==> run a: inputs <==
// top
module top(input clk, por, reset, start_stop, mode, edit_shift, inc, output reg buzzer, output [0:6] seg,output [3:0] digit,output reg [4:0] mode_value);
reg [1:0] edit_place;
reg [5:0] seconds,minutes;
reg [4:0] hours;
reg [5:0] seconds_temp,minutes_temp;
reg [4:0] hours_temp;
reg [5:0] al_minutes;
reg [4:0] al_hours;
reg [4:0] day_temp;
reg [3:0] month_temp;
wire [3:0] ones,tens,hundreds,thousands;
parameter clock = 0;
parameter edit =1;
parameter timer =2; 
parameter stop_watch=3;
parameter alarm=4;
parameter tm_stop=0;
parameter tm_start=1;
parameter sw_stop=0;
parameter sw_start=1;
parameter alarm_off=0;
parameter alarm_on=1;
reg tm_state, tm_nstate;
reg sw_state, sw_nstate;
reg alarm_state, alarm_nstate;
reg [2:0] state, nstate;   
reg trigger;
reg sclk;
integer count;
reg[31:0] scount;
reg[31:0] a_count;
digits digits_1(clk,reset,state,seconds,minutes,hours,ones,tens,hundreds,thousands);
seven_seg seven_seg_1(clk,por,reset,state,start_stop,inc,tm_state,sw_state,alarm_state,scount,edit_place,ones,tens,hundreds,thousands,seg,digit);
 always @(posedge clk) begin
     if(por) begin
         count<=0;
         sclk<=0;
     end
     else if(count==49) begin 
         count<=0;
         sclk<=~sclk;
     end 
     else count<=count+1;
 end
 always @(posedge clk) begin
  if(por) begin
	seconds_temp<=0;
	minutes_temp<=0;
	hours_temp<=0;
	buzzer<=0;
	a_count<=0;
  end
  else begin
	if(state==edit) begin
		if(edit_place==0 || edit_place==1) begin
			if (reset==1 && scount==16) begin
				hours_temp<=hours;
				minutes_temp<=minutes;
				seconds_temp<=seconds;
			end
			else if (inc==1 && scount==16) begin
				hours_temp<=hours;
				minutes_temp<=minutes;
			end
		end
	end
	if(sclk==1'b1 && count==0) begin  
		seconds_temp<=seconds_temp + 1; 
		if(seconds_temp==59) begin 
  ...
clock: 5.74 ns
lec_check: 0
cap_margin: 30
cell_pad_in_sites_detail_placement: 1
cell_pad_in_sites_global_placement: 1
core_margin: 2
core_utilization: 33
cts_cluster_diameter: 86
hold_slack_margin: 0.08
place_density_lb_addon: 0.12
setup_slack_margin: 0.82
slew_margin: 20
run.sh (not shown) runs the stock make flow with config.mk's settings and CLKGATE_MAP_FILE=.
==> run b: changes against run a <==
CAP_MARGIN = 20   (was 30)
CELL_PAD_IN_SITES_DETAIL_PLACEMENT = not set   (was 1)
CELL_PAD_IN_SITES_GLOBAL_PLACEMENT = not set   (was 1)
CORE_UTILIZATION = 17   (was 33)
CTS_CLUSTER_DIAMETER = not set   (was 86)
HOLD_SLACK_MARGIN = not set   (was 0.08)
PLACE_DENSITY_LB_ADDON = not set   (was 0.12)
SETUP_SLACK_MARGIN = not set   (was 0.82)
==> flow/constraint.sdc (replaced) <==
create_clock -name core_clock -period 7.58 [get_ports {clk}]
set_input_delay 1.5160 -clock core_clock [delete_from_list [all_inputs] [get_ports {clk}]]
set_output_delay 1.5160 -clock core_clock [all_outputs]
set_load 0.01 [all_outputs]
==> qor summary <==
| item | run b | run a |
|---|---|---|
| Placement Rows | 117 | 84 |
| Routed via count | 17.43k | 17.79k |
| Die Width | 323.4 um | 233.2 um |
| Area grow syn2layout | 14.15% | 12.45% |
| Startpoint of the lowest-slack hold path | seven_seg_1.count[0] | mode_value[4] |
| Headroom to the max-slew limit | 27.84% | 40.92% |
| Core Box Area | 0.1014 mm^2 | 0.05224 mm^2 |
| TritonCTS Buffers | 29 | 35 |
| Pin count of the biggest net entering global routing | 70 | 49 |
| Area fraction of clock buffers and clock inverters | 4.640% | 6.173% |
| Worst path buffer plus inverter count | 3 | 2 |
| Final routed wirelength across all metal layers | 57,990 um | 66,710 um |
| Outcome | complete, no violations | complete, no violations |


==> v37 <==
Starting RTL as in the previous note.
==> flow/config.mk <==
export PLATFORM = sky130hd
export DESIGN_NAME = top
export DESIGN_NICKNAME = top
export VERILOG_FILES = /design/flow/design.v
export SDC_FILE = /design/flow/constraint.sdc
export NUM_CORES = 4
export LEC_CHECK = 0
export CAP_MARGIN = 20
export CORE_MARGIN = 2
export CORE_UTILIZATION = 66
export HOLD_SLACK_MARGIN = -0.08
export SETUP_SLACK_MARGIN = -0.42
export SLEW_MARGIN = 20
export TNS_END_PERCENT = 5
==> flow/constraint.sdc <==
create_clock -name core_clock -period 7.0 [get_ports {clk}]
set_input_delay 1.4000 -clock core_clock [delete_from_list [all_inputs] [get_ports {clk}]]
set_output_delay 1.4000 -clock core_clock [all_outputs]
set_load 0.01 [all_outputs]
==> v23: changes against v37 <==
ABC_AREA = 1   (was unset)
CAP_MARGIN = 25   (was 20)
CORE_MARGIN = 9   (was 2)
CORE_UTILIZATION = 22   (was 66)
CTS_CLUSTER_SIZE = 49   (was unset)
GPL_TIMING_DRIVEN = 0   (was unset)
HOLD_SLACK_MARGIN = unset   (was -0.08)
MAX_ROUTING_LAYER = met4   (was unset)
MIN_ROUTING_LAYER = met1   (was unset)
SETUP_SLACK_MARGIN = unset   (was -0.42)
TNS_END_PERCENT = unset   (was 5)
==> flow/constraint.sdc (replaced) <==
create_clock -name core_clock -period 4.42 [get_ports {clk}]
set_input_delay 0.8840 -clock core_clock [delete_from_list [all_inputs] [get_ports {clk}]]
set_output_delay 0.8840 -clock core_clock [all_outputs]
set_load 0.01 [all_outputs]
==> qor summary <==
Num CTS Buffers: v23 31; v37 27
Yosys cell count: v23 3020; v37 2360
Net count of the mapped netlist: v23 3093; v37 2433
Area of all placed cells without fillers: v23 21500 µm²; v37 18500 µm²
Status: v23 timing/DRC/antenna clean; v37 timing/DRC/antenna clean
Final worst-path cycle share: v23 0.991; v37 0.900
Pin count of the biggest net entering global routing: v23 31; v37 60
Endpoint of the most critical setup path: v23 seg[3]; v37 seg[0]
Total power: v23 6.56 mW; v37 3.23 mW
Part of the power in combinational logic: v23 0.232; v37 0.115
Stages on worst setup path: v23 16; v37 9
First-pass DRT Iterations: v23 5; v37 6
Cell seen most often among critical-path stages: v23 sky130_fd_sc_hd__nand2_1; v37 sky130_fd_sc_hd__clkdlybuf4s50_1
Max transition margin: v23 0.275; v37 0.180
Horizontal die size: v23 308 µm; v37 166 µm
Post-Route Skew: v23 0.0267 ns; v37 0.0315 ns
Chip area estimate from yosys synthesis: v23 18600 µm²; v37 17300 µm²
Total setup buffers inserted after CTS: v23 5; v37 0
Invs w/o clock: v23 408; v37 81
No activity file was given, so power comes from the tool's default toggle rates.
